## design/flow/run.sh

```bash
#!/bin/bash
# the make line also repeats each setting of config.mk as NAME=value (left out here)
make -C /OpenROAD-flow-scripts/flow DESIGN_CONFIG=/design/flow/config.mk WORK_HOME=/design/flow/orfs CLKGATE_MAP_FILE= finish
```

## design/flow/config.mk

```make
export PLATFORM = sky130hd
export DESIGN_NAME = fir
export DESIGN_NICKNAME = fir
export VERILOG_FILES = /design/flow/design.v
export SDC_FILE = /design/flow/constraint.sdc
export NUM_CORES = 4
export LEC_CHECK = 0
export ABC_AREA = 1
export CAP_MARGIN = 20
export CORE_ASPECT_RATIO = 0.5
export CORE_MARGIN = 2
export CORE_UTILIZATION = 72
export CTS_CLUSTER_DIAMETER = 283
export CTS_CLUSTER_SIZE = 98
export PLACE_DENSITY = 0.35
export SETUP_SLACK_MARGIN = 0.53
export SLEW_MARGIN = 20
export TNS_END_PERCENT = 15
```

## design/flow/constraint.sdc

```tcl
create_clock -name core_clock -period 1.82 [get_ports {clk}]
set_input_delay 0.3640 -clock core_clock [delete_from_list [all_inputs] [get_ports {clk}]]
set_output_delay 0.3640 -clock core_clock [all_outputs]
set_load 0.01 [all_outputs]
```

## design/flow/design.v

```verilog
module  fir(
	input clk,
	input rst_n,			
	input enable,
	input [2:0] tap,		 
	input [15:0] data_in,		
	output [17:0] data_out,		
	output complete
);
localparam
a0 = 16'd1,	 
a1 = 16'd2,
a2 = 16'd2,
a3 = 16'd3,
a4 = 16'd3,
a5 = 16'd3;
reg [15:0] data_reg_0;	 
reg [15:0] data_reg_1;
reg [15:0] data_reg_2;
reg [15:0] data_reg_3;
reg [15:0] data_reg_4;
reg [15:0] data_reg_5;
reg [15:0] multiplication_0;	 
reg [15:0] multiplication_1;
reg [15:0] multiplication_2;
reg [15:0] multiplication_3;
reg [15:0] multiplication_4;
reg [15:0] multiplication_5;
reg [16:0] sum_1;	 
reg [16:0] sum_2;
reg [16:0] sum_3;
reg [17:0] result;  
reg mul_stage, add_stage1, add_stage2, output_stage;	 
always @ (posedge clk or negedge rst_n)
    begin
        if(!rst_n)
        	begin
        		mul_stage <= 1'b0;
        		add_stage1 <= 1'b0;
        		add_stage2 <= 1'b0;
				output_stage <= 1'b0;
        	end
        else
        	begin
        			mul_stage <= enable;
        			add_stage1 <= mul_stage;
        			add_stage2 <= add_stage1;
        			output_stage <= add_stage2;
        	end
    end
always @ (posedge clk or negedge rst_n)
    begin
        if(!rst_n)
        	begin
        		data_reg_0 <= 0;
        		data_reg_1 <= 0;
        		data_reg_2 <= 0;
        		data_reg_3 <= 0;
			data_reg_4 <= 0;
        		data_reg_5 <= 0;
        	end
        else
        	begin
				case (tap)
					3'd2:
					begin
						if (enable) 
							begin
								data_reg_0 <= data_in;
								data_reg_1 <= data_reg_0;
							end
						else 
							begin
								data_reg_0 <= data_reg_0;
								data_reg_1 <= data_reg_1;
							end
					end
					3'd3:
					begin
						if (enable) 
							begin
								data_reg_0 <= data_in;
								data_reg_1 <= data_reg_0;
								data_reg_2 <= data_reg_1;
							end
						else 
							begin
								data_reg_0 <= data_reg_0;
								data_reg_1 <= data_reg_1;
								data_reg_2 <= data_reg_2;
							end
					end
					3'd4:
					begin
						if (enable) 
							begin
								data_reg_0 <= data_in;
								data_reg_1 <= data_reg_0;
								data_reg_2 <= data_reg_1;
								data_reg_3 <= data_reg_2;
							end
						else 
							begin
								data_reg_0 <= data_reg_0;
								data_reg_1 <= data_reg_1;
								data_reg_2 <= data_reg_2;
								data_reg_3 <= data_reg_3;
							end
					end
					3'd5:
					begin
						if (enable) 
							begin
								data_reg_0 <= data_in;
								data_reg_1 <= data_reg_0;
								data_reg_2 <= data_reg_1;
								data_reg_3 <= data_reg_2;
								data_reg_4 <= data_reg_3;
							end
						else 
							begin
								data_reg_0 <= data_reg_0;
								data_reg_1 <= data_reg_1;
								data_reg_2 <= data_reg_2;
								data_reg_3 <= data_reg_3;
								data_reg_4 <= data_reg_4;
							end
					end
					3'd6:
					begin
						if (enable) 
							begin
								data_reg_0 <= data_in;
								data_reg_1 <= data_reg_0;
								data_reg_2 <= data_reg_1;
								data_reg_3 <= data_reg_2;
								data_reg_4 <= data_reg_3;
								data_reg_5 <= data_reg_4;
							end
						else 
							begin
								data_reg_0 <= data_reg_0;
								data_reg_1 <= data_reg_1;
								data_reg_2 <= data_reg_2;
								data_reg_3 <= data_reg_3;
								data_reg_4 <= data_reg_4;
								data_reg_5 <= data_reg_5;
							end
					end
				endcase
        	end
    end
always @ (posedge clk or negedge rst_n)
    begin
        if(!rst_n)
        	begin
        		multiplication_0 <= 0;
        		multiplication_1 <= 0;
        		multiplication_2 <= 0;
        		multiplication_3 <= 0;
			multiplication_4 <= 0;
        		multiplication_5 <= 0;
        	end
        else
        	begin
				case (tap)
					3'd2:
					begin
						if(mul_stage)
							begin
								multiplication_0 <= a0 * data_reg_0;
								multiplication_1 <= a1 * data_reg_1;
							end
						else 
							begin
								multiplication_0 <= multiplication_0;
								multiplication_1 <= multiplication_1;
							end
					end
					3'd3:
					begin
						if(mul_stage)
							begin
								multiplication_0 <= a0 * data_reg_0;
								multiplication_1 <= a1 * data_reg_1;
								multiplication_2 <= a2 * data_reg_2;
							end
						else 
							begin
								multiplication_0 <= multiplication_0;
								multiplication_1 <= multiplication_1;
								multiplication_2 <= multiplication_2;
							end
					end
					3'd4:
					begin
						if(mul_stage)
							begin
								multiplication_0 <= a0 * data_reg_0;
								multiplication_1 <= a1 * data_reg_1;
								multiplication_2 <= a2 * data_reg_2;
								multiplication_3 <= a3 * data_reg_3;
							end
						else 
							begin
								multiplication_0 <= multiplication_0;
								multiplication_1 <= multiplication_1;
								multiplication_2 <= multiplication_2;
								multiplication_3 <= multiplication_3;
							end
					end
					3'd5:
					begin
						if(mul_stage)
							begin
								multiplication_0 <= a0 * data_reg_0;
								multiplication_1 <= a1 * data_reg_1;
								multiplication_2 <= a2 * data_reg_2;
								multiplication_3 <= a3 * data_reg_3;
								multiplication_4 <= a4 * data_reg_4;
							end
						else 
							begin
								multiplication_0 <= multiplication_0;
								multiplication_1 <= multiplication_1;
								multiplication_2 <= multiplication_2;
								multiplication_3 <= multiplication_3;
								multiplication_4 <= multiplication_4;
							end
					end
					3'd6:
					begin
						if(mul_stage)
							begin
								multiplication_0 <= a0 * data_reg_0;
								multiplication_1 <= a1 * data_reg_1;
								multiplication_2 <= a2 * data_reg_2;
								multiplication_3 <= a3 * data_reg_3;
								multiplication_4 <= a4 * data_reg_4;
								multiplication_5 <= a5 * data_reg_5;
							end
						else 
							begin
								multiplication_0 <= multiplication_0;
								multiplication_1 <= multiplication_1;
								multiplication_2 <= multiplication_2;
								multiplication_3 <= multiplication_3;
								multiplication_4 <= multiplication_4;
								multiplication_5 <= multiplication_5;
							end
					end
				endcase
        	end
    end
always @ (posedge clk or negedge rst_n)
    begin
        if(!rst_n)
        	begin
        		sum_1 <= 0;
        		sum_2 <= 0;
			sum_3 <= 0;
        	end
        else
        	begin
				case (tap)
					3'd2:
					begin
						if (add_stage1) 
							begin
								sum_1 <= multiplication_0 + multiplication_1;
								sum_2 <= 0;
							end
						else 
							begin
								sum_1 <= sum_1;
								sum_2 <= sum_2;
							end
					end
					3'd3:
					begin
						if (add_stage1) 
							begin
								sum_1 <= multiplication_0 + multiplication_1;
								sum_2 <= multiplication_2; 
							end
						else 
							begin
								sum_1 <= sum_1;
								sum_2 <= sum_2;
							end
					end
					3'd4:
					begin
						if (add_stage1) 
							begin
								sum_1 <= multiplication_0 + multiplication_1;
								sum_2 <= multiplication_2 + multiplication_3; 
							end
						else 
							begin
								sum_1 <= sum_1;
								sum_2 <= sum_2;
							end
					end
					3'd5:
					begin
						if (add_stage1) 
							begin
								sum_1 <= multiplication_0 + multiplication_1;
								sum_2 <= multiplication_2 + multiplication_3; 
								sum_3 <= multiplication_4;
							end
						else 
							begin
								sum_1 <= sum_1;
								sum_2 <= sum_2;
								sum_3 <= sum_3;
							end
					end
					3'd6:
					begin
						if (add_stage1) 
							begin
								sum_1 <= multiplication_0 + multiplication_1;
								sum_2 <= multiplication_2 + multiplication_3; 
								sum_3 <= multiplication_4 + multiplication_5; 
							end
						else 
							begin
								sum_1 <= sum_1;
								sum_2 <= sum_2;
								sum_3 <= sum_3;
							end
					end
				endcase
        	end
    end
always @ (posedge clk or negedge rst_n)
      begin
          if(!rst_n)
          	begin
          		result <= 0;
          	end
          else
          	begin
				case (tap)
					3'd2:
					begin
						if (add_stage2) 
							begin
								result <= sum_2 + sum_1;
							end
						else 
							begin
								result <= result;
							end
					end
					3'd3:
					begin
						if (add_stage2) 
							begin
								result <= sum_2 + sum_1;
							end
						else 
							begin
								result <= result;
							end
					end
					3'd4:
					begin
						if (add_stage2) 
							begin
								result <= sum_2 + sum_1;
							end
						else 
							begin
								result <= result;
							end
					end
					3'd5:
					begin
						if (add_stage2) 
							begin
								result <= sum_2 + sum_1 + sum_3;
							end
						else 
							begin
								result <= result;
							end
					end
					3'd6:
					begin
						if (add_stage2) 
							begin
								result <= sum_2 + sum_1 + sum_3;
							end
						else 
							begin
								result <= result;
							end
					end
				endcase
          	end
      end
assign data_out = result;	 
assign complete = output_stage;
endmodule
```

==> results of run 1 <==
==> routing by layer <==
metal,global-route usage,GRT overflow
met5,0.5020,6
met4,1.116,458
met3,0.8079,36
met2,1.282,1431
met1,0.9087,37
==> what timing repair did <==
| item | 4_1_cts |
|---|---|
| buffers inserted | 34 |
| hold buffers | 1 |
| endpoints found under the hold margin | 159 |
| setup endpoints to repair | 261 |
| gates resized | 390 |
| pin swaps | 145 |
==> through the flow <==
step	setup TNS [ns]	worst slack (ns)
after floorplan	-9.137	-0.7706
after global placement	-49.81	-0.9085
after detailed placement	-62.42	-0.9825
after CTS	-14.87	-0.9577
==> flow_metrics.py, run 1 <==
# Generated from Yosys and OpenROAD reports
metrics = {
    "synth": {
        "yosysTopAreaCell": "dfrtp_1",
        "ys_sh_adder": 0.1014,
        "flop_cell": "dfrtp_1",
        "syn_inst": 2253,
        "avgSynthCellArea_sq_um": 7.379,
        "synthTopCellsByCount": "713 x nand2_1, 263 x dfrtp_1, 247 x inv_1, 206 x o21ai_0, 157 x nor2_1",
        "ys_sh_xor": 0.02581,
        "mux_share": 0.001355,
        "ys_cells": 2253,
        "synth_cell_type_count": 40,
        "edf_count": 0,
        "ys_sh_simple": 0.2736,
        "ys_seq_elements": 263,
        "aoi_share": 0.1297,
        "synth_seq_share": 0.3958,
        "syn_area_sq_um": 16630,
        "top_cell": "nand2_1",
        "logic_family": "simple AND/OR/NAND/NOR gates",
        "synth_warnings": 1,
        "syn_nets": 2405,
        "synth_top_area_share": 0.3958,
        "async_flop_share": 1.000,
        "ys_chip_area_sq_um": 16630,
        "synthTopCellsByArea": "dfrtp_1 40%, nand2_1 16%, ha_1 9.2%",
    },
    "placed_design": {
        "place_inst": 2775,
        "place.port_buffers": 40,
        "gp_congestion": 0.9888,
        "dpl_cell_area_sq_um": 19220,
        "place_hpwl_mm": 37.66,
    },
    "clock_tree": {
        "htree_levels": 1,
        "cts-buffers-inserted": 6,
        "root_buffer": "clkbuf_16",
        "clk_path_buf_depth": 3,
        "clock-sinks": 263,
    },
    "floorplan": {
        "core.rowCount": 39,
        "initial_core_util": 0.7312,
        "ios": 41,
        "die_h_microns": 111.5,
        "die-width_microns": 218.9,
        "die_area_sq_um": 24400,
        "core-area_sq_um": 22740,
    },
    "grt": {
        "grt_usage": 1.008,
        "overflow": 1968,
    },
    "run_status": {
        "firstError": "[ERROR GRT-0232] Routing congestion too high. Check the congestion heatmap in the GUI.",
        "stop_stage": "5_1_grt",
        "run_status": "did not finish",
    },
}
==> inputs of run 2 (changes only) <==
Settings changed: CELL_PAD_IN_SITES_DETAIL_PLACEMENT set to 1, CELL_PAD_IN_SITES_GLOBAL_PLACEMENT set to 3, CORE_ASPECT_RATIO 0.5 to unset, CORE_MARGIN 2 to 5, CORE_UTILIZATION 72 to 52, CTS_CLUSTER_DIAMETER 283 to unset, CTS_CLUSTER_SIZE 98 to 47, GPL_ROUTABILITY_DRIVEN set to 0, GPL_TIMING_DRIVEN set to 1, HOLD_SLACK_MARGIN set to 0.15, PLACE_DENSITY 0.35 to unset, SETUP_SLACK_MARGIN 0.53 to unset, SLEW_MARGIN 20 to 35, TNS_END_PERCENT 15 to 20.
Clock period 1.82 ns to 6.87 ns, I/O delays scaled along.
==> run 2 against run 1 <==
  * The flow stops in 3_1_place_gp_skip_io
  * Synthesized cell count unchanged
  * Area after synthesis unchanged
  * Die area up 46%
==> flow_metrics.py, run 2 <==
# Generated from Yosys and OpenROAD reports
metrics = {
    "run_status": {
        "run_status": "did not finish",
        "stop_stage": "3_1_place_gp_skip_io",
        "firstError": "[ERROR GPL-0301] Utilization 120.315 % exceeds 100%.",
    },
    "synth": {
        "aoi_share": 0.1297,
        "ys_sh_xor": 0.02581,
        "synthTopCellsByArea": "dfrtp_1 40%, nand2_1 16%, ha_1 9.2%",
        "ys_sh_adder": 0.1014,
        "synth_warnings": 1,
        "yosysTopAreaCell": "dfrtp_1",
        "synthTopCellsByCount": "713 x nand2_1, 263 x dfrtp_1, 247 x inv_1, 206 x o21ai_0, 157 x nor2_1",
        "ys_chip_area_sq_um": 16630,
        "logic_family": "simple AND/OR/NAND/NOR gates",
        "synth_seq_share": 0.3958,
        "syn_area_sq_um": 16630,
        "ys_sh_simple": 0.2736,
        "avgSynthCellArea_sq_um": 7.379,
        "mux_share": 0.001355,
        "ys_seq_elements": 263,
        "edf_count": 0,
        "synth_top_area_share": 0.3958,
        "flop_cell": "dfrtp_1",
        "ys_cells": 2253,
        "syn_inst": 2253,
        "top_cell": "nand2_1",
        "async_flop_share": 1.000,
        "syn_nets": 2405,
        "synth_cell_type_count": 40,
    },
    "floorplan": {
        "die_area_sq_um": 35650,
        "initial_core_util": 0.5269,
        "die_h_microns": 188.8,
        "die-width_microns": 188.8,
        "core.rowCount": 65,
        "core-area_sq_um": 31560,
    },
}
==> inputs of run 3 (changes only) <==
Settings changed: CELL_PAD_IN_SITES_DETAIL_PLACEMENT 1 to unset, CELL_PAD_IN_SITES_GLOBAL_PLACEMENT 3 to unset, CORE_MARGIN 5 to 2, CORE_UTILIZATION 52 to 72, CTS_CLUSTER_SIZE 47 to unset, GPL_ROUTABILITY_DRIVEN 0 to unset, GPL_TIMING_DRIVEN 1 to unset, HOLD_SLACK_MARGIN 0.15 to unset, PLACE_DENSITY_LB_ADDON set to 0.2, SETUP_SLACK_MARGIN set to 0.84, SLEW_MARGIN 35 to 20, TNS_END_PERCENT 20 to unset.
Clock period 6.87 ns to 3.28 ns, I/O delays scaled along.
==> run 3 against run 2 <==
  * The run now finishes clean
  * Synthesized cell count did not move
  * Area after synthesis did not move
  * Die area fell by 32%
==> flow_metrics.py, run 3 <==
# Generated from Yosys and OpenROAD reports
metrics = {
    "synth": {
        "avgSynthCellArea_sq_um": 7.379,
        "synthTopCellsByCount": "713 x nand2_1, 263 x dfrtp_1, 247 x inv_1, 206 x o21ai_0, 157 x nor2_1",
        "top_cell": "nand2_1",
        "ys_sh_adder": 0.1014,
        "edf_count": 0,
        "yosysTopAreaCell": "dfrtp_1",
        "synthTopCellsByArea": "dfrtp_1 40%, nand2_1 16%, ha_1 9.2%",
        "ys_cells": 2253,
        "aoi_share": 0.1297,
        "synth_warnings": 1,
        "syn_nets": 2405,
        "syn_inst": 2253,
        "synth_top_area_share": 0.3958,
        "ys_sh_simple": 0.2736,
        "syn_area_sq_um": 16630,
        "async_flop_share": 1.000,
        "mux_share": 0.001355,
        "ys_seq_elements": 263,
        "synth_cell_type_count": 40,
        "ys_chip_area_sq_um": 16630,
        "flop_cell": "dfrtp_1",
        "logic_family": "simple AND/OR/NAND/NOR gates",
        "ys_sh_xor": 0.02581,
        "synth_seq_share": 0.3958,
    },
    "critical_path": {
        "cpMostUsedCell": "nand2_1",
        "path_cells": "ha_1, nand2_1, nor3_1, nand2_2, nand2_1, nand2_2, and2_4, ha_4, nand2_4, nor3_4, nand2_2, nand2_1, nand2_1, nand3_2, nand2_1, nand2_1, nand2_1",
        "cp.required_ns": 3.74,
        "crit_path_end": "result[15]",
        "worst-setup-path-type": "reg -> reg",
        "start_kind": "flop",
        "cp_max_fo": 5,
        "cpPeakStageDelay_ns": 0.44,
        "crit_family": "simple AND/OR/NAND/NOR gates",
        "r2r_cells": 17,
        "cp.buffers_inverters": 0,
        "endpoint_kind": "flop",
        "slowest_stage": "nor3_1",
        "r2r_setup_slack_ns": 0.18,
        "critPathLaunch": "sum_1[13]",
        "reg2reg_to": "result[15]",
        "r2r-start": "sum_1[13]",
        "cp.depth": 17,
        "worstPathArrival_ns": 3.56,
    },
    "detailed_routing": {
        "met1_length_mm": 19.13,
        "ant_nets": 0,
        "drc_errors": 0,
        "routed.top_layer": "met4",
        "via_per_inst": 6.419,
        "antenna_cells": 0,
        "met2_length_mm": 25.06,
        "wl_mm": 53.45,
        "vias": 16850,
        "wl_met3_mm": 5.320,
        "wire_per_inst_microns": 20.36,
        "firstDrtPassIters": 23,
        "first_iter_violations": 2418,
    },
    "clock_tree": {
        "clkSlewWorstSetupHoldPaths_ns": 0.07,
        "hold_buffers": 0,
        "htree_levels": 1,
        "clock-sinks": 263,
        "clk_path_buf_depth": 3,
        "clk_latency_ns": 0.57,
        "cts-buffers-inserted": 27,
        "root_buffer": "clkbuf_16",
        "cts_tree": "built",
    },
    "final_timing": {
        "finalSetupViolCount": 0,
        "tns_ns": 0,
        "fmaxAchievable_mhz": 322.2,
        "slew_viol_final": 0,
        "tightest_slew_ns": 0.7619,
        "clock_skew_ns": 0.01157,
        "slew_headroom": 0.4921,
        "rsz0062_at_grt": "yes",
        "period_minus_slack_ns": 3.104,
        "post-route-period-util": 0.9463,
        "hold_viol_final": 0,
    },
    "run": {
        "warnings": 29,
        "cap_violations": 0,
    },
    "power": {
        "clkPwrFrac": 0.152,
        "pwr_density_cell_nw_per_um2": 1160,
        "leakage_nw": 9.904,
        "ir_worst_vdd_uv": 768.1,
        "power.net_switching_mw": 10.76,
        "pg_seq_mw": 5.40,
        "clk-power_mw": 3.42,
        "sw_frac_of_total": 0.4796,
        "p_comb_frac": 0.607,
        "seqPwrFrac": 0.241,
        "maxPowerGroup": "combinational logic",
        "p_int_mw": 11.68,
        "comb-power_mw": 13.6,
    },
    "grt": {
        "grt_usage": 0.4273,
        "grt_max_degree": 90,
        "overflow": 0,
        "antenna_found_initial": 0,
        "grt_pass1_wl_mm": 81.94,
        "grt_pass1_vias": 16070,
    },
    "min_path": {
        "hp-class": "in -> async",
    },
    "cells_and_area": {
        "instances_no_fill": 2625,
        "area_delta_synth_final_pct": 16.37,
        "nNetsFinal": 2471,
        "fill_cells": 1203,
    },
    "floorplan": {
        "die_h_microns": 156.0,
        "die_area_sq_um": 24320,
        "die-width_microns": 156.0,
        "initial_core_util": 0.7343,
        "core-area_sq_um": 22640,
        "core.rowCount": 55,
        "ios": 41,
    },
    "run_status": {
        "run_status": "complete, no violations",
    },
    "placed_design": {
        "place.port_buffers": 40,
        "place_inst": 2548,
        "gp_congestion": 1.004,
        "place_hpwl_mm": 34.73,
    },
}
[run 3: area by class of cell]
cell class | instances | area (sq um) | share of cell area
well taps | 285 | 356.6 | 0.01843
inverters | 255 | 967.2 | 0.04999
flip-flops and latches | 263 | 6586 | 0.3404
clock buffers | 34 | 742.0 | 0.03835
repair buffers | 87 | 819.5 | 0.04236
multi-input cells | 1685 | 9637 | 0.4981
clock inverters | 16 | 239.0 | 0.01235
[run 3: what timing repair did]
action	CTS	global route
setup buffers	14	13
pin swaps	25	51
setup endpoints to repair	33	48
endpoints found under the hold margin	0	0
resized	66	79
[run 3: per-layer routing]
layer	vias up	global-route usage
li1	7452	-
met1	7821	0.5212
met2	1197	0.7246
met3	381	0.07389
met4	0	0.2363
met5	-	0
[run 3: metrics by stage]
step	hold WS (ns)	setup WS, ns	utilization	power (mW)	area (sq um)
after floorplan	0.3604	0.6894	-	12.63	16760
after global placement	0.4123	0.3096	0.7709	15.11	17450
after detailed placement	0.4317	0.2904	0.7709	15.47	17450
after CTS	0.1168	0.5130	0.8379	20.21	18970
final	0.06815	0.1763	0.8545	22.44	19350
after global routing	0.1447	0.06685	0.8545	23.68	19350
==> inputs of run 4 (changes only) <==
Settings changed: CORE_UTILIZATION 72 to 70, CTS_CLUSTER_SIZE set to 17, PLACE_DENSITY_LB_ADDON 0.2 to unset, SETUP_SLACK_MARGIN 0.84 to unset.
Clock period 3.28 ns to 2.25 ns, I/O delays scaled along.
==> run 4 against run 3 <==
  * Now fails the layout checks on setup timing
  * Synthesized cell count did not move
  * Final area rose by 4.8%
  * Total power rose by 59%
  * Global-route usage rose by 1.5 points
  * Fmax fell by 2.2%
  * Combinational power rose by 68%
  * Area after synthesis did not move
  * Via count rose by 6.4%
  * Die area rose by 2.8%
  * Count of clock-buffer cells in the layout fell by 1
  * Wire length rose by 12%
  * First-iteration DRC count rose by 6.8%
==> flow_metrics.py, run 4 <==
# Generated from Yosys and OpenROAD reports
metrics = {
    "run_status": {
        "run_status": "complete, but fails checks",
        "so_faults": "setup timing",
    },
    "synth": {
        "synth_warnings": 1,
        "synth_cell_type_count": 40,
        "syn_area_sq_um": 16630,
        "synth_top_area_share": 0.3958,
        "ys_sh_xor": 0.02581,
        "aoi_share": 0.1297,
        "edf_count": 0,
        "ys_cells": 2253,
        "ys_seq_elements": 263,
        "flop_cell": "dfrtp_1",
        "logic_family": "simple AND/OR/NAND/NOR gates",
        "ys_sh_simple": 0.2736,
        "ys_chip_area_sq_um": 16630,
        "ys_sh_adder": 0.1014,
        "synth_seq_share": 0.3958,
        "synthTopCellsByArea": "dfrtp_1 40%, nand2_1 16%, ha_1 9.2%",
        "async_flop_share": 1.000,
        "top_cell": "nand2_1",
        "syn_inst": 2253,
        "mux_share": 0.001355,
        "synthTopCellsByCount": "713 x nand2_1, 263 x dfrtp_1, 247 x inv_1, 206 x o21ai_0, 157 x nor2_1",
        "yosysTopAreaCell": "dfrtp_1",
        "syn_nets": 2405,
        "avgSynthCellArea_sq_um": 7.379,
    },
    "min_path": {
        "hp-class": "in -> async",
    },
    "critical_path": {
        "path_cells": "ha_2, inv_2, fa_2, inv_2, nand4_1, nand2_2, nand2_2, nand2_2, nand2_2, and2_4, ha_4, nand2_4, inv_4, nand2_4, nor3_4, nand2_1, nand2_1, nand2_1, nand3_1, nand2_1, nand2_1, nand2_1",
        "cpPeakStageDelay_ns": 0.38,
        "r2r_setup_slack_ns": -0.92,
        "critPathLaunch": "sum_1[0]",
        "cp_max_fo": 4,
        "cp.depth": 22,
        "cp.required_ns": 2.72,
        "r2r_cells": 22,
        "cp.buffers_inverters": 3,
        "cpMostUsedCell": "nand2_1",
        "worstPathArrival_ns": 3.64,
        "slowest_stage": "dfrtp_1",
        "endpoint_kind": "flop",
        "worst-setup-path-type": "reg -> reg",
        "r2r-start": "sum_1[0]",
        "start_kind": "flop",
        "reg2reg_to": "result[13]",
        "crit_path_end": "result[13]",
        "crit_family": "simple AND/OR/NAND/NOR gates",
    },
    "floorplan": {
        "die_area_sq_um": 25000,
        "ios": 41,
        "die_h_microns": 158.1,
        "core.rowCount": 56,
        "die-width_microns": 158.1,
        "initial_core_util": 0.7104,
        "core-area_sq_um": 23400,
    },
    "detailed_routing": {
        "drc_errors": 0,
        "wl_met3_mm": 6.569,
        "wl_mm": 59.88,
        "firstDrtPassIters": 8,
        "first_iter_violations": 2582,
        "antenna_cells": 0,
        "wire_per_inst_microns": 21.73,
        "routed.top_layer": "met4",
        "via_per_inst": 6.507,
        "vias": 17930,
        "met1_length_mm": 20.43,
        "met2_length_mm": 27.60,
        "ant_nets": 0,
    },
    "clock_tree": {
        "clk_latency_ns": 0.58,
        "clkSlewWorstSetupHoldPaths_ns": 0.07,
        "root_buffer": "clkbuf_16",
        "clk_path_buf_depth": 3,
        "cts-buffers-inserted": 28,
        "cts_tree": "built",
        "clock-sinks": 263,
        "htree_levels": 1,
    },
    "placed_design": {
        "gp_congestion": 0.9733,
        "place_hpwl_mm": 36.41,
        "place.port_buffers": 40,
        "post-place-ws_ns": -0.5698,
        "place_inst": 2684,
        "dpl_cell_area_sq_um": 18400,
    },
    "grt": {
        "grt_pass1_wl_mm": 86.04,
        "grt_max_degree": 65,
        "overflow": 0,
        "grt_pass1_vias": 16820,
        "grt_usage": 0.4423,
        "antenna_found_initial": 0,
    },
    "final_timing": {
        "rsz0062_at_grt": "yes",
        "tns_ns": -9.910,
        "slew_headroom": 0.5831,
        "finalHoldWorstSlack_ns": 0.4125,
        "fmaxAchievable_mhz": 315.2,
        "post-route-period-util": 1.410,
        "period_minus_slack_ns": 3.172,
        "tightest_slew_ns": 0.6231,
        "finalSetupViolCount": 16,
        "hold_viol_final": 0,
        "slew_viol_final": 0,
        "clock_skew_ns": 0.02032,
        "fin_ws_ns": -0.9222,
    },
    "cells_and_area": {
        "area_delta_synth_final_pct": 21.91,
        "final_area_sq_um": 20270,
        "comb_area_sq_um": 9728,
        "nNetsFinal": 2567,
        "fill_cells": 1200,
        "regArea_sq_um": 6581,
        "instances_no_fill": 2756,
    },
    "power": {
        "pg_seq_mw": 7.91,
        "power.net_switching_mw": 17.17,
        "pwr_density_cell_nw_per_um2": 1757,
        "seqPwrFrac": 0.222,
        "sw_frac_of_total": 0.4820,
        "comb-power_mw": 22.9,
        "clkPwrFrac": 0.135,
        "leakage_nw": 10.41,
        "clk-power_mw": 4.79,
        "p_int_mw": 18.45,
        "maxPowerGroup": "combinational logic",
        "p_comb_frac": 0.643,
        "ir_worst_vdd_uv": 1491,
    },
    "run": {
        "warnings": 31,
        "cap_violations": 0,
    },
}
==> run 4: cell type report <==
type                       instances  share of cell area
multi-input combinational       1685              0.4799
sequential                       263              0.3247
timing repair buffer             182             0.08130
inverter                         255             0.04772
clock buffer                      33             0.03698
tap                              319             0.01969
clock inverter                    19            0.009691
==> run 4: routing by layer <==
layer	global-route usage	up-vias
li1	-	7613
met1	0.5316	8258
met2	0.7526	1535
met3	0.07555	526
met4	0.2553	0
met5	0	-
==> run 4: repair_timing <==
action,CTS,global route
endpoints found under the hold margin,43,0
pin swaps,37,45
setup buffers,11,9
setup endpoints to repair,16,24
hold buffers,1,0
resized,62,95
==> run 4: through the flow <==
stage	total power [mW]	utilization
floorplan	18.51	-
CTS	31.60	0.8484
detailed placement	24.85	0.7863
global route	37.32	0.8661
finish	35.62	0.8661
global placement	24.19	0.7863
==> inputs of run 5 (changes only) <==
Settings changed: CORE_UTILIZATION 70 to 72, CTS_CLUSTER_DIAMETER set to 368, CTS_CLUSTER_SIZE 17 to 15, GPL_ROUTABILITY_DRIVEN set to 0, HOLD_SLACK_MARGIN set to 0.28, PLACE_DENSITY_LB_ADDON set to 0.16, SETUP_SLACK_MARGIN set to -0.26.
Clock period 2.25 ns to 2.6 ns, I/O delays scaled along.
==> run 5 against run 4 <==
  * First-iteration DRC count is 25% lower
  * Via count is 7.3% lower
  * Still fails the layout checks on setup timing
  * Sequential cell count stayed put
  * Final area is 5.3% lower
  * Hold slack better by 0.029 ns
  * Setup slack better by 0.24 ns
==> flow_metrics.py, run 5 <==
# Generated from Yosys and OpenROAD reports
metrics = {
    "synth": {
        "ys_seq_elements": 263,
        "syn_area_sq_um": 16630,
        "synthTopCellsByCount": "713 x nand2_1, 263 x dfrtp_1, 247 x inv_1, 206 x o21ai_0, 157 x nor2_1",
        "ys_sh_simple": 0.2736,
        "logic_family": "simple AND/OR/NAND/NOR gates",
        "synth_top_area_share": 0.3958,
        "edf_count": 0,
        "syn_inst": 2253,
        "ys_sh_adder": 0.1014,
        "ys_cells": 2253,
        "flop_cell": "dfrtp_1",
        "synthTopCellsByArea": "dfrtp_1 40%, nand2_1 16%, ha_1 9.2%",
        "yosysTopAreaCell": "dfrtp_1",
        "synth_warnings": 1,
        "async_flop_share": 1.000,
        "ys_chip_area_sq_um": 16630,
        "syn_nets": 2405,
        "synth_seq_share": 0.3958,
        "synth_cell_type_count": 40,
        "avgSynthCellArea_sq_um": 7.379,
        "ys_sh_xor": 0.02581,
        "mux_share": 0.001355,
        "top_cell": "nand2_1",
        "aoi_share": 0.1297,
    },
    "power": {
        "clk-power_mw": 2.91,
        "pg_seq_mw": 6.70,
        "power.net_switching_mw": 12.99,
        "p_total_mw": 27.23,
        "comb-power_mw": 17.6,
        "pwr_density_cell_nw_per_um2": 1418,
        "ir_worst_vdd_uv": 1005,
        "p_int_mw": 14.24,
        "leakage_nw": 9.990,
        "seqPwrFrac": 0.246,
        "p_comb_frac": 0.647,
        "clkPwrFrac": 0.107,
        "maxPowerGroup": "combinational logic",
        "sw_frac_of_total": 0.4771,
    },
    "cells_and_area": {
        "instances_no_fill": 2672,
        "post-route-util": 0.8480,
        "nNetsFinal": 2539,
        "area_delta_synth_final_pct": 15.48,
        "fill_cells": 1269,
        "final_area_sq_um": 19200,
    },
    "final_timing": {
        "fmaxAchievable_mhz": 304.2,
        "rsz0062_at_grt": "yes",
        "tightest_slew_ns": 0.5941,
        "slew_viol_final": 0,
        "fin_ws_ns": -0.6871,
        "slew_headroom": 0.6013,
        "clock_skew_ns": 0.02186,
        "post-route-period-util": 1.264,
        "tns_ns": -5.836,
        "finalHoldWorstSlack_ns": 0.4415,
        "finalSetupViolCount": 15,
        "hold_viol_final": 0,
        "period_minus_slack_ns": 3.287,
    },
    "floorplan": {
        "die-width_microns": 156.0,
        "initial_core_util": 0.7343,
        "ios": 41,
        "die_h_microns": 156.0,
        "core.rowCount": 55,
        "die_area_sq_um": 24320,
        "core-area_sq_um": 22640,
    },
    "critical_path": {
        "crit_family": "adder cells",
        "path_cells": "ha_2, inv_2, fa_2, inv_2, nand4_1, nand2_2, xor2_2, ha_4, nand2_1, inv_1, a21oi_1, nand2_2, xnor2_1, o21ai_1, nand2_1, nand2_1",
        "cp.required_ns": 3.06,
        "worstPathArrival_ns": 3.75,
        "r2r-start": "sum_1[0]",
        "cp.buffers_inverters": 3,
        "r2r_cells": 16,
        "crit_path_end": "result[8]",
        "cp.depth": 16,
        "cpPeakStageDelay_ns": 0.49,
        "slowest_stage": "o21ai_1",
        "r2r_setup_slack_ns": -0.69,
        "reg2reg_to": "result[8]",
        "critPathLaunch": "sum_1[0]",
        "start_kind": "flop",
        "worst-setup-path-type": "reg -> reg",
        "endpoint_kind": "flop",
        "cpMostUsedCell": "nand2_1",
        "cp_max_fo": 4,
    },
    "clock_tree": {
        "cts_tree": "built",
        "htree_levels": 1,
        "clk_path_buf_depth": 3,
        "clock-sinks": 263,
        "clkSlewWorstSetupHoldPaths_ns": 0.08,
        "clk_latency_ns": 0.53,
        "cts-buffers-inserted": 21,
        "root_buffer": "clkbuf_16",
    },
    "min_path": {
        "hp-class": "in -> async",
    },
    "detailed_routing": {
        "drc_errors": 0,
        "first_iter_violations": 1934,
        "via_per_inst": 6.222,
        "firstDrtPassIters": 8,
        "antenna_cells": 0,
        "vias": 16630,
        "wl_mm": 48.30,
        "wire_per_inst_microns": 18.08,
        "ant_nets": 0,
    },
    "run": {
        "warnings": 29,
        "cap_violations": 0,
    },
    "placed_design": {
        "place_hpwl_mm": 33.80,
        "dpl_cell_area_sq_um": 18070,
        "post-place-ws_ns": -0.4316,
        "place_inst": 2643,
        "place.port_buffers": 40,
    },
    "grt": {
        "grt_max_degree": 108,
        "grt_usage": 0.3828,
        "grt_pass1_wl_mm": 74.95,
        "overflow": 0,
        "antenna_found_initial": 0,
        "grt_pass1_vias": 15530,
    },
    "run_status": {
        "so_faults": "setup timing",
        "run_status": "complete, but fails checks",
    },
}
[run 5: layer usage]
metal / vias up / GRT usage / wire [microns]
met5: - / 0 / 0
met1: 7648 / 0.4935 / 17990
li1: 7568 / - / -
met3: 297 / 0.04833 / 4532
met2: 1112 / 0.6523 / 22770
met4: 0 / 0.1704 / 3011
[run 5: timing repair]
item                                   4_1_cts  5_1_grt
endpoints found under the hold margin      105        0
pin swaps                                    4       42
hold buffers                                 1        0
gates resized                               22       89
setup endpoints to repair                    9       14
buffers inserted                             1        4
[run 5: final cells by class]
class	count	area, sq um	share of cell area
clock buffers	21	525.5	0.02737
clock inverters	2	17.52	0.0009123
inverters	255	962.2	0.05011
multi-input cells	1685	9374	0.4882
flip-flops and latches	263	6581	0.3428
well taps	285	356.6	0.01857
repair buffers	161	1383	0.07201
==> inputs of run 6 (changes only) <==
Settings changed: CTS_CLUSTER_DIAMETER 368 to 102, GPL_ROUTABILITY_DRIVEN 0 to unset, HOLD_SLACK_MARGIN 0.28 to 0.26, SETUP_SLACK_MARGIN -0.26 to -0.1, TNS_END_PERCENT set to 60.
Clock period 2.6 ns to 2.7 ns, I/O delays scaled along.
==> run 6 against run 5 <==
  * Still fails the layout checks on setup timing
  * Sequential share of layout area rose by 0.13 points
  * Count of clock-buffer cells in the layout rose by 1
  * Die area did not move
  * Synthesized cell count did not move
  * Non-clock buffer count fell by 11
  * Wire length rose by 5.8%
  * Utilization fell by 0.25 points
  * Critical endpoint is now result[14]
  * Highest routed layer unchanged
==> flow_metrics.py, run 6 <==
# Generated from Yosys and OpenROAD reports
metrics = {
    "final_timing": {
        "slew_headroom": 0.6207,
        "fin_ws_ns": -0.3061,
        "hold_viol_final": 0,
        "finalSetupViolCount": 15,
        "period_minus_slack_ns": 3.006,
        "fmaxAchievable_mhz": 332.7,
        "tns_ns": -2.263,
        "post-route-period-util": 1.113,
        "tightest_slew_ns": 0.5670,
        "slew_viol_final": 0,
        "rsz0062_at_grt": "yes",
        "clock_skew_ns": 0.02443,
    },
    "synth": {
        "ys_sh_adder": 0.1014,
        "ys_chip_area_sq_um": 16630,
        "ys_sh_xor": 0.02581,
        "top_cell": "nand2_1",
        "synth_warnings": 1,
        "syn_nets": 2405,
        "aoi_share": 0.1297,
        "ys_cells": 2253,
        "async_flop_share": 1.000,
        "synth_seq_share": 0.3958,
        "logic_family": "simple AND/OR/NAND/NOR gates",
        "yosysTopAreaCell": "dfrtp_1",
        "avgSynthCellArea_sq_um": 7.379,
        "synthTopCellsByCount": "713 x nand2_1, 263 x dfrtp_1, 247 x inv_1, 206 x o21ai_0, 157 x nor2_1",
        "mux_share": 0.001355,
        "ys_sh_simple": 0.2736,
        "synth_top_area_share": 0.3958,
        "flop_cell": "dfrtp_1",
        "syn_area_sq_um": 16630,
        "syn_inst": 2253,
        "ys_seq_elements": 263,
        "synth_cell_type_count": 40,
        "synthTopCellsByArea": "dfrtp_1 40%, nand2_1 16%, ha_1 9.2%",
        "edf_count": 0,
    },
    "grt": {
        "grt_pass1_vias": 15940,
        "antenna_found_initial": 0,
        "grt_usage": 0.4049,
        "grt_max_degree": 76,
        "grt_pass1_wl_mm": 78.49,
        "overflow": 0,
    },
    "floorplan": {
        "core.rowCount": 55,
        "die-width_microns": 156.0,
        "initial_core_util": 0.7343,
        "die_h_microns": 156.0,
        "ios": 41,
        "core-area_sq_um": 22640,
        "die_area_sq_um": 24320,
    },
    "critical_path": {
        "cp_max_fo": 4,
        "worst-setup-path-type": "reg -> reg",
        "r2r-start": "sum_1[8]",
        "path_cells": "ha_4, nand2_1, buf_4, nor2_1, nand3_1, nand4_1, nand2_2, ha_4, nand2_1, inv_1, nand2_1, nor3_1, nand2_1, nand2_1, nand2_1, nand3_1, nand2_1, nand2_1, nand2_1",
        "worstPathArrival_ns": 3.42,
        "cpMostUsedCell": "nand2_1",
        "r2r_cells": 19,
        "reg2reg_to": "result[14]",
        "cp.required_ns": 3.11,
        "crit_family": "simple AND/OR/NAND/NOR gates",
        "slowest_stage": "dfrtp_2",
        "cpPeakStageDelay_ns": 0.46,
        "endpoint_kind": "flop",
        "start_kind": "flop",
        "cp.depth": 19,
        "crit_path_end": "result[14]",
        "r2r_setup_slack_ns": -0.31,
        "critPathLaunch": "sum_1[8]",
        "cp.buffers_inverters": 2,
    },
    "detailed_routing": {
        "firstDrtPassIters": 7,
        "wl_mm": 51.08,
        "vias": 16600,
        "drc_errors": 0,
        "first_iter_violations": 1909,
        "ant_nets": 0,
        "wire_per_inst_microns": 19.20,
        "via_per_inst": 6.239,
        "antenna_cells": 0,
    },
    "run_status": {
        "so_faults": "setup timing",
        "run_status": "complete, but fails checks",
    },
    "power": {
        "seqPwrFrac": 0.253,
        "clk-power_mw": 2.76,
        "comb-power_mw": 16.5,
        "leakage_nw": 9.925,
        "p_comb_frac": 0.640,
        "ir_worst_vdd_uv": 1107,
        "sw_frac_of_total": 0.4748,
        "clkPwrFrac": 0.107,
        "pg_seq_mw": 6.53,
        "pwr_density_cell_nw_per_um2": 1349,
        "power.net_switching_mw": 12.26,
        "p_total_mw": 25.82,
        "maxPowerGroup": "combinational logic",
        "p_int_mw": 13.56,
    },
    "min_path": {
        "hold_path_end": "add_stage1",
        "hp-class": "reg -> reg",
        "worst_hold_startpoint": "mul_stage",
        "whs_path_depth": 0,
    },
    "placed_design": {
        "place.port_buffers": 40,
        "dpl_cell_area_sq_um": 17960,
        "gp_congestion": 0.9618,
        "place_inst": 2630,
        "place_hpwl_mm": 34.87,
    },
    "clock_tree": {
        "cts-buffers-inserted": 21,
        "clock-sinks": 263,
        "root_buffer": "clkbuf_16",
        "htree_levels": 1,
        "cts_tree": "built",
        "clk_latency_ns": 0.52,
        "clkSlewWorstSetupHoldPaths_ns": 0.08,
        "clk_path_buf_depth": 3,
    },
    "cells_and_area": {
        "instances_no_fill": 2661,
        "post-route-util": 0.8455,
        "nNetsFinal": 2528,
        "area_delta_synth_final_pct": 15.13,
        "fill_cells": 1342,
        "regArea_sq_um": 6586,
        "comb_area_sq_um": 9413,
        "final_area_sq_um": 19140,
    },
    "run": {
        "cap_violations": 0,
        "warnings": 28,
    },
}
run 6: repair_timing:
action                                 in CTS  in global routing
setup endpoints to repair                  13                 15
endpoints found under the hold margin      55                  0
setup buffers                               2                  5
cloned                                      0                  0
hold buffers                                1                  0
pin swaps                                   1                 30
resized                                    34                 75
run 6: area by class of cell:
class | count | share of cell area
clock buffers | 22 | 0.02765
clock inverters | 1 | 0.0004575
inverters | 255 | 0.05040
multi-input cells | 1685 | 0.4917
flip-flops and latches | 263 | 0.3441
well taps | 285 | 0.01863
repair buffers | 150 | 0.06706
run 6: metal layers:
metal,GRT usage,up-vias,wire [microns]
li1,-,7541,-
met1,0.5118,7737,19080
met2,0.6884,994,23620
met3,0.05556,329,4710
met4,0.2010,0,3671
met5,0,-,0
run 6: stage by stage:
step	hold WS, ns	worst slack (ns)
4_1_cts	0.4720	-0.09964
3_5_place_dp	0.4317	-0.2939
2_1_floorplan	0.2444	-0.05394
3_3_place_gp	0.4263	-0.1641
5_1_grt	0.4654	-0.4173
6_report	0.4711	-0.3061
==> inputs of run 7 (changes only) <==
Settings changed: CELL_PAD_IN_SITES_DETAIL_PLACEMENT set to 0, CTS_CLUSTER_DIAMETER 102 to 355, CTS_CLUSTER_SIZE 15 to unset, GPL_ROUTABILITY_DRIVEN set to 0, GPL_TIMING_DRIVEN set to 1, HOLD_SLACK_MARGIN 0.26 to unset, MAX_ROUTING_LAYER set to met4, PLACE_DENSITY_LB_ADDON 0.16 to unset, SETUP_SLACK_MARGIN -0.1 to unset, SLEW_MARGIN 20 to 25, TNS_END_PERCENT 60 to unset.
Clock period 2.7 ns to 2.66 ns, I/O delays scaled along.
==> run 7 against run 6 <==
  * The layout still fails its checks (setup timing)
  * Global-route usage grew 1.4 points
  * Die area is the same
  * Final area grew 4.8%
  * Hold slack gained 0.010 ns
  * Sequential cell count is the same
  * Clock skew shrank 0.0082 ns
  * Combinational power grew 17%
  * First-iteration DRC count grew 26%
  * Non-clock buffer count grew 30
  * Critical endpoint is now result[13]
==> flow_metrics.py, run 7 <==
# Generated from Yosys and OpenROAD reports
metrics = {
    "synth": {
        "synth_seq_share": 0.3958,
        "synth_cell_type_count": 40,
        "ys_sh_xor": 0.02581,
        "synth_top_area_share": 0.3958,
        "flop_cell": "dfrtp_1",
        "synthTopCellsByArea": "dfrtp_1 40%, nand2_1 16%, ha_1 9.2%",
        "ys_chip_area_sq_um": 16630,
        "yosysTopAreaCell": "dfrtp_1",
        "ys_sh_adder": 0.1014,
        "ys_cells": 2253,
        "avgSynthCellArea_sq_um": 7.379,
        "synthTopCellsByCount": "713 x nand2_1, 263 x dfrtp_1, 247 x inv_1, 206 x o21ai_0, 157 x nor2_1",
        "async_flop_share": 1.000,
        "synth_warnings": 1,
        "logic_family": "simple AND/OR/NAND/NOR gates",
        "ys_seq_elements": 263,
        "syn_nets": 2405,
        "aoi_share": 0.1297,
        "syn_inst": 2253,
        "top_cell": "nand2_1",
        "syn_area_sq_um": 16630,
        "ys_sh_simple": 0.2736,
        "mux_share": 0.001355,
        "edf_count": 0,
    },
    "final_timing": {
        "fmaxAchievable_mhz": 313.6,
        "rsz0062_at_grt": "yes",
        "fin_ws_ns": -0.5287,
        "hold_viol_final": 0,
        "period_minus_slack_ns": 3.189,
        "clock_skew_ns": 0.01620,
        "slew_viol_final": 0,
        "finalSetupViolCount": 14,
        "finalHoldWorstSlack_ns": 0.4813,
        "slew_headroom": 0.5815,
        "post-route-period-util": 1.199,
        "tightest_slew_ns": 0.6255,
    },
    "detailed_routing": {
        "first_iter_violations": 2400,
        "ant_nets": 0,
        "wl_mm": 55.36,
        "drc_errors": 0,
        "antenna_cells": 0,
        "firstDrtPassIters": 9,
        "via_per_inst": 6.459,
        "wire_per_inst_microns": 20.36,
        "vias": 17560,
    },
    "run": {
        "cap_violations": 0,
        "warnings": 30,
    },
    "critical_path": {
        "slowest_stage": "dfrtp_1",
        "worstPathArrival_ns": 3.71,
        "critPathLaunch": "sum_2[6]",
        "cpMostUsedCell": "nand2_1",
        "crit_family": "simple AND/OR/NAND/NOR gates",
        "cp.depth": 18,
        "path_cells": "ha_4, nand2_2, nor2_1, nand2_1, nand2_2, xor2_2, ha_4, nand2_2, inv_1, nand2_2, nand2_2, a21oi_2, nand2_1, nand2_1, nand3_1, nand2_1, nand2_1, nand2_1",
        "r2r_setup_slack_ns": -0.53,
        "cp.required_ns": 3.18,
        "reg2reg_to": "result[13]",
        "r2r_cells": 18,
        "cpPeakStageDelay_ns": 0.44,
        "worst-setup-path-type": "reg -> reg",
        "crit_path_end": "result[13]",
        "cp_max_fo": 4,
        "r2r-start": "sum_2[6]",
        "start_kind": "flop",
        "endpoint_kind": "flop",
        "cp.buffers_inverters": 1,
    },
    "placed_design": {
        "place.port_buffers": 40,
        "place_hpwl_mm": 33.07,
        "dpl_cell_area_sq_um": 18050,
        "post-place-ws_ns": -0.1837,
        "place_inst": 2637,
    },
    "floorplan": {
        "die-width_microns": 156.0,
        "ios": 41,
        "core.rowCount": 55,
        "die_area_sq_um": 24320,
        "initial_core_util": 0.7343,
        "die_h_microns": 156.0,
        "core-area_sq_um": 22640,
    },
    "power": {
        "ir_worst_vdd_uv": 979.5,
        "p_total_mw": 30.06,
        "comb-power_mw": 19.3,
        "power.net_switching_mw": 14.41,
        "seqPwrFrac": 0.223,
        "p_comb_frac": 0.642,
        "maxPowerGroup": "combinational logic",
        "p_int_mw": 15.65,
        "sw_frac_of_total": 0.4794,
        "clk-power_mw": 4.03,
        "clkPwrFrac": 0.134,
        "pwr_density_cell_nw_per_um2": 1499,
        "pg_seq_mw": 6.72,
        "leakage_nw": 10.32,
    },
    "cells_and_area": {
        "area_delta_synth_final_pct": 20.63,
        "final_area_sq_um": 20060,
        "instances_no_fill": 2719,
        "nNetsFinal": 2565,
        "fill_cells": 1102,
    },
    "clock_tree": {
        "clock-sinks": 263,
        "cts-buffers-inserted": 28,
        "clk_latency_ns": 0.58,
        "clkSlewWorstSetupHoldPaths_ns": 0.06,
        "root_buffer": "clkbuf_16",
        "clk_path_buf_depth": 3,
        "cts_tree": "built",
        "htree_levels": 1,
    },
    "min_path": {
        "hp-class": "in -> async",
    },
    "run_status": {
        "run_status": "complete, but fails checks",
        "so_faults": "setup timing",
    },
    "grt": {
        "overflow": 0,
        "grt_pass1_vias": 16000,
        "antenna_found_initial": 0,
        "grt_max_degree": 67,
        "grt_usage": 0.4188,
        "grt_pass1_wl_mm": 79.26,
    },
}
## run 7: stage by stage
stage | utilization | setup TNS, ns
after floorplan | - | 0
after detailed placement | 0.7971 | -1.776
after global routing | 0.8858 | -5.527
after CTS | 0.8639 | -0.2035
final | 0.8858 | -4.603
after global placement | 0.7971 | -0.7491
## run 7: layout make-up
type,count,area (sq um),share of cell area
clock buffers,33,759.5,0.03787
clock inverters,18,187.7,0.009358
well taps,285,356.6,0.01778
multi-input cells,1685,9656,0.4814
repair buffers,180,1545,0.07705
flip-flops and latches,263,6586,0.3284
inverters,255,964.7,0.04810
## run 7: what timing repair did
item	in CTS	in global routing
hold buffers	1	0
gates cloned	0	0
pin swaps	22	39
buffers inserted	12	18
hold endpoints to repair	59	0
setup endpoints to repair	14	14
resized	73	101
## run 7: routing by layer
layer,track usage,wire length [microns],vias to the layer above,part of all wire
li1,-,-,7639,-
met1,0.5169,19620,8082,0.35
met2,0.6894,25510,1374,0.46
met3,0.05639,5939,468,0.11
met4,0.1966,4291,0,0.078
met5,-,0,-,0
==> inputs of run 8 (changes only) <==
Settings changed: CELL_PAD_IN_SITES_DETAIL_PLACEMENT 0 to unset, CTS_CLUSTER_DIAMETER 355 to unset, CTS_CLUSTER_SIZE set to 15, GPL_ROUTABILITY_DRIVEN 0 to unset, GPL_TIMING_DRIVEN 1 to unset, HOLD_SLACK_MARGIN set to 0.26, MAX_ROUTING_LAYER met4 to unset, PLACE_DENSITY_LB_ADDON set to 0.16, SETUP_SLACK_MARGIN set to -0.1, SLEW_MARGIN 25 to 20, TNS_END_PERCENT set to 5.
Clock period 2.66 ns to 2.84 ns, I/O delays scaled along.
==> run 8 against run 7 <==
  * Still fails the layout checks on setup timing
  * Critical path depth rose by 1
  * Combinational power decreased by 27%
  * Via count fell by 6.1%
  * Final area is 5.3% lower
  * Sequential share of layout area up 1.8 points
  * First-iteration DRC count fell by 30%
  * Sequential power down 7.1%
  * Setup slack improved by 0.35 ns
  * Clock skew is 0.031 ns higher
  * Critical path type unchanged
  * Largest cell class unchanged
  * Largest power group unchanged
==> flow_metrics.py, run 8 <==
# Generated from Yosys and OpenROAD reports
metrics = {
    "run_status": {
        "run_status": "complete, but fails checks",
        "so_faults": "setup timing",
    },
    "detailed_routing": {
        "drc_errors": 0,
        "ant_nets": 0,
        "wl_mm": 51.09,
        "vias": 16490,
        "antenna_cells": 0,
        "wire_per_inst_microns": 19.37,
        "first_iter_violations": 1674,
        "via_per_inst": 6.250,
        "firstDrtPassIters": 9,
    },
    "synth": {
        "syn_area_sq_um": 16630,
        "syn_nets": 2405,
        "synth_top_area_share": 0.3958,
        "avgSynthCellArea_sq_um": 7.379,
        "ys_chip_area_sq_um": 16630,
        "aoi_share": 0.1297,
        "synth_warnings": 1,
        "synth_seq_share": 0.3958,
        "syn_inst": 2253,
        "ys_sh_xor": 0.02581,
        "ys_cells": 2253,
        "synth_cell_type_count": 40,
        "synthTopCellsByCount": "713 x nand2_1, 263 x dfrtp_1, 247 x inv_1, 206 x o21ai_0, 157 x nor2_1",
        "edf_count": 0,
        "flop_cell": "dfrtp_1",
        "async_flop_share": 1.000,
        "ys_sh_simple": 0.2736,
        "mux_share": 0.001355,
        "ys_sh_adder": 0.1014,
        "ys_seq_elements": 263,
        "logic_family": "simple AND/OR/NAND/NOR gates",
        "synthTopCellsByArea": "dfrtp_1 40%, nand2_1 16%, ha_1 9.2%",
        "top_cell": "nand2_1",
        "yosysTopAreaCell": "dfrtp_1",
    },
    "cells_and_area": {
        "final_area_sq_um": 19000,
        "nNetsFinal": 2486,
        "instances_no_fill": 2638,
        "area_delta_synth_final_pct": 14.27,
    },
    "grt": {
        "grt_usage": 0.4069,
        "grt_max_degree": 81,
        "grt_pass1_wl_mm": 78.40,
        "grt_pass1_vias": 15610,
        "antenna_found_initial": 0,
        "overflow": 0,
    },
    "clock_tree": {
        "cts-buffers-inserted": 28,
        "clkSlewWorstSetupHoldPaths_ns": 0.06,
        "clk_path_buf_depth": 3,
        "cts_tree": "built",
        "root_buffer": "clkbuf_16",
        "htree_levels": 1,
        "clk_latency_ns": 0.59,
        "clock-sinks": 263,
    },
    "run": {
        "cap_violations": 0,
        "warnings": 28,
    },
    "placed_design": {
        "place.port_buffers": 40,
        "place_hpwl_mm": 34.96,
        "place_inst": 2582,
        "post-place-ws_ns": -0.1736,
        "gp_congestion": 0.9700,
        "dpl_cell_area_sq_um": 17600,
    },
    "final_timing": {
        "clock_skew_ns": 0.04697,
        "slew_viol_final": 0,
        "finalSetupViolCount": 12,
        "tightest_slew_ns": 0.6870,
        "period_minus_slack_ns": 3.023,
        "rsz0062_at_grt": "yes",
        "fmaxAchievable_mhz": 330.8,
        "post-route-period-util": 1.064,
        "slew_headroom": 0.5420,
        "hold_viol_final": 0,
        "fin_ws_ns": -0.1829,
    },
    "power": {
        "seqPwrFrac": 0.261,
        "ir_worst_vdd_uv": 791.1,
        "maxPowerGroup": "combinational logic",
        "pwr_density_cell_nw_per_um2": 1260,
        "clk-power_mw": 3.66,
        "comb-power_mw": 14.0,
        "pg_seq_mw": 6.24,
        "sw_frac_of_total": 0.4737,
        "p_int_mw": 12.60,
        "clkPwrFrac": 0.153,
        "p_comb_frac": 0.587,
        "power.net_switching_mw": 11.34,
        "p_total_mw": 23.95,
        "leakage_nw": 9.830,
    },
    "min_path": {
        "hp-class": "reg -> reg",
        "whs_path_depth": 0,
        "worst_hold_startpoint": "add_stage2",
        "hold_path_end": "output_stage",
    },
    "critical_path": {
        "r2r-start": "sum_1[12]",
        "cpPeakStageDelay_ns": 0.39,
        "start_kind": "flop",
        "cp_max_fo": 5,
        "cp.depth": 19,
        "r2r_setup_slack_ns": -0.18,
        "path_cells": "ha_1, nand2_2, nor2_2, inv_1, nor3_1, nand2_1, nand2_1, nand2_1, and2_1, ha_2, nand2_2, nor3_1, nand2_1, nand2_1, nand2_1, nand3_1, nand2_1, nand2_1, nand2_1",
        "crit_path_end": "result[16]",
        "reg2reg_to": "result[16]",
        "worst-setup-path-type": "reg -> reg",
        "cpMostUsedCell": "nand2_1",
        "endpoint_kind": "flop",
        "cp.required_ns": 3.28,
        "crit_family": "simple AND/OR/NAND/NOR gates",
        "r2r_cells": 19,
        "cp.buffers_inverters": 1,
        "critPathLaunch": "sum_1[12]",
        "worstPathArrival_ns": 3.46,
        "slowest_stage": "dfrtp_1",
    },
    "floorplan": {
        "die_h_microns": 156.0,
        "initial_core_util": 0.7343,
        "ios": 41,
        "die_area_sq_um": 24320,
        "core.rowCount": 55,
        "core-area_sq_um": 22640,
        "die-width_microns": 156.0,
    },
}
[run 8: per-stage QoR]
stage                       util  setup TNS, ns  hold WS [ns]
after global routing      0.8391         -3.152        0.4779
after global placement    0.7775        -0.1183        0.4328
final                     0.8391         -1.365        0.4748
after detailed placement  0.7775        -0.8520        0.4386
after CTS                 0.8216        -0.5161        0.4565
after floorplan                -              0        0.2724
[run 8: what timing repair did]
item / in CTS / in global routing
endpoints found under the setup margin: 9 / 13
buffers inserted: 0 / 6
gates resized: 10 / 75
hold endpoints to repair: 74 / 0
hold buffers: 1 / 0
pin swaps: 0 / 20
[run 8: cell type report]
cell class,count,area [sq um]
tap,285,356.6
clock inverter,13,156.4
timing repair buffer,101,919.6
inverter,255,962.2
sequential,263,6581
fill,1351,3642
multi-input combinational,1685,9261
clock buffer,36,760.7
[run 8: per-layer routing]
metal  up-vias  global-route usage  wire length [microns]
met3       264             0.06028                   4697
met1      7716              0.5152                  19230
met2      1030              0.7025                  24300
met4         0              0.1717                   2865
met5         -                   0                      0
li1       7477                   -                      -
==> inputs of run 9 (changes only) <==
Settings changed: CORE_UTILIZATION 72 to 68, CTS_CLUSTER_SIZE 15 to unset, HOLD_SLACK_MARGIN 0.26 to unset, PLACE_DENSITY_LB_ADDON 0.16 to unset, SETUP_SLACK_MARGIN -0.1 to unset, TNS_END_PERCENT 5 to unset.
Clock period 2.84 ns to 3.27 ns, I/O delays scaled along.
==> run 9 against run 8 <==
  * The run now finishes clean
  * Clock skew decreased by 0.036 ns
  * Sequential power decreased by 15%
  * Total power decreased by 21%
  * Hold slack got worse by 0.42 ns
  * Non-clock buffer count decreased by 40
  * Sequential share of layout area increased by 0.99 points
  * First-iteration DRC count decreased by 31%
  * Via count decreased by 6.5%
  * Register-to-register slack improved by 0.35 ns
  * Critical path type unchanged
  * Critical endpoint is now result[13]
  * Largest cell class unchanged
  * Largest power group unchanged
==> flow_metrics.py, run 9 <==
# Generated from Yosys and OpenROAD reports
metrics = {
    "power": {
        "power.net_switching_mw": 8.919,
        "maxPowerGroup": "combinational logic",
        "p_comb_frac": 0.545,
        "leakage_nw": 9.649,
        "clk-power_mw": 3.34,
        "seqPwrFrac": 0.279,
        "clkPwrFrac": 0.176,
        "p_total_mw": 18.94,
        "sw_frac_of_total": 0.4708,
        "p_int_mw": 10.03,
        "comb-power_mw": 10.3,
        "ir_worst_vdd_uv": 644.8,
        "pg_seq_mw": 5.28,
        "pwr_density_cell_nw_per_um2": 1026,
    },
    "clock_tree": {
        "cts-buffers-inserted": 28,
        "htree_levels": 1,
        "cts_tree": "built",
        "clkSlewWorstSetupHoldPaths_ns": 0.07,
        "clock-sinks": 263,
        "clk_path_buf_depth": 3,
        "hold_buffers": 0,
        "clk_latency_ns": 0.57,
        "root_buffer": "clkbuf_16",
    },
    "critical_path": {
        "worst-setup-path-type": "reg -> reg",
        "cp.buffers_inverters": 2,
        "reg2reg_to": "result[13]",
        "cpPeakStageDelay_ns": 0.42,
        "cpMostUsedCell": "nand2_1",
        "endpoint_kind": "flop",
        "r2r_setup_slack_ns": 0.16,
        "slowest_stage": "dfrtp_1",
        "cp.depth": 20,
        "path_cells": "ha_1, nand2_1, nor2_1, nand2_1, nand2_1, nand2_1, nand2_1, nand2_1, and2_1, ha_1, nand2_1, inv_1, nand2_1, inv_1, a21oi_1, nand3b_1, nand3_1, nand2_1, nand2_1, nand2_1",
        "cp_max_fo": 5,
        "r2r-start": "sum_2[3]",
        "start_kind": "flop",
        "worstPathArrival_ns": 3.56,
        "r2r_cells": 20,
        "crit_family": "simple AND/OR/NAND/NOR gates",
        "cp.required_ns": 3.72,
        "critPathLaunch": "sum_2[3]",
        "crit_path_end": "result[13]",
    },
    "synth": {
        "avgSynthCellArea_sq_um": 7.379,
        "syn_inst": 2253,
        "synth_warnings": 1,
        "syn_nets": 2405,
        "synthTopCellsByArea": "dfrtp_1 40%, nand2_1 16%, ha_1 9.2%",
        "ys_sh_simple": 0.2736,
        "async_flop_share": 1.000,
        "yosysTopAreaCell": "dfrtp_1",
        "ys_chip_area_sq_um": 16630,
        "edf_count": 0,
        "ys_sh_xor": 0.02581,
        "synth_cell_type_count": 40,
        "mux_share": 0.001355,
        "syn_area_sq_um": 16630,
        "synth_top_area_share": 0.3958,
        "ys_sh_adder": 0.1014,
        "ys_seq_elements": 263,
        "aoi_share": 0.1297,
        "synth_seq_share": 0.3958,
        "top_cell": "nand2_1",
        "logic_family": "simple AND/OR/NAND/NOR gates",
        "ys_cells": 2253,
        "flop_cell": "dfrtp_1",
        "synthTopCellsByCount": "713 x nand2_1, 263 x dfrtp_1, 247 x inv_1, 206 x o21ai_0, 157 x nor2_1",
    },
    "detailed_routing": {
        "vias": 15420,
        "firstDrtPassIters": 6,
        "antenna_cells": 0,
        "via_per_inst": 5.845,
        "ant_nets": 0,
        "wl_met3_mm": 2.756,
        "routed.top_layer": "met4",
        "wl_mm": 46.06,
        "first_iter_violations": 1162,
        "met1_length_mm": 19.62,
        "met2_length_mm": 21.85,
        "drc_errors": 0,
        "wire_per_inst_microns": 17.46,
    },
    "final_timing": {
        "slew_headroom": 0.5522,
        "hold_viol_final": 0,
        "tightest_slew_ns": 0.6716,
        "fmaxAchievable_mhz": 321.8,
        "post-route-period-util": 0.9503,
        "finalSetupViolCount": 0,
        "slew_viol_final": 0,
        "period_minus_slack_ns": 3.107,
        "clock_skew_ns": 0.01110,
    },
    "cells_and_area": {
        "nNetsFinal": 2446,
        "area_delta_synth_final_pct": 11.09,
        "instances_no_fill": 2638,
    },
    "grt": {
        "antenna_found_initial": 0,
        "grt_max_degree": 82,
        "grt_pass1_wl_mm": 74.83,
        "grt_pass1_vias": 14870,
        "grt_usage": 0.3592,
        "overflow": 0,
    },
    "run": {
        "warnings": 28,
        "cap_violations": 0,
    },
    "placed_design": {
        "place_hpwl_mm": 34.11,
        "place_inst": 2587,
        "gp_congestion": 0.9445,
        "place.port_buffers": 40,
    },
    "floorplan": {
        "core.rowCount": 57,
        "die_area_sq_um": 25720,
        "ios": 41,
        "core-area_sq_um": 24180,
        "initial_core_util": 0.6877,
        "die-width_microns": 160.4,
        "die_h_microns": 160.4,
    },
    "min_path": {
        "hp-class": "in -> async",
    },
    "run_status": {
        "run_status": "complete, no violations",
    },
}
[run 9: stage by stage]
| stage | TNS (ns) | util | worst slack (ns) | hold WS [ns] | cell area [sq um] |
|---|---|---|---|---|---|
| floorplan | 0 | - | 0.5161 | 0.3584 | 16630 |
| global placement | 0 | 0.7201 | 0.2456 | 0.4467 | 17410 |
| detailed placement | 0 | 0.7201 | 0.1191 | 0.4435 | 17410 |
| CTS | 0 | 0.7606 | 0.08212 | 0.1074 | 18390 |
| global route | -0.03001 | 0.7640 | -0.02117 | 0.1237 | 18470 |
| finish | 0 | 0.7640 | 0.1626 | 0.05729 | 18470 |
[run 9: final cells by class]
type | count | area (sq um)
flip-flops and latches | 263 | 6581
multi-input cells | 1685 | 8917
repair buffers | 61 | 625.6
clock buffers | 34 | 783.3
well taps | 324 | 405.4
clock inverters | 16 | 197.7
inverters | 255 | 959.7
fillers | 1741 | 5707
[run 9: repair_timing]
| item | 4_1_cts | 5_1_grt |
|---|---|---|
| setup buffers | 0 | 1 |
| endpoints found under the hold margin | 0 | 0 |
| setup endpoints to repair | 0 | 7 |
| resized | 0 | 16 |
[run 9: layer usage]
metal | track usage | vias up
li1 | - | 7418
met1 | 0.4798 | 7239
met2 | 0.6088 | 610
met3 | 0.04106 | 152
met4 | 0.1364 | 0
met5 | 0 | -
Power is estimated from default activity; no workload was simulated.
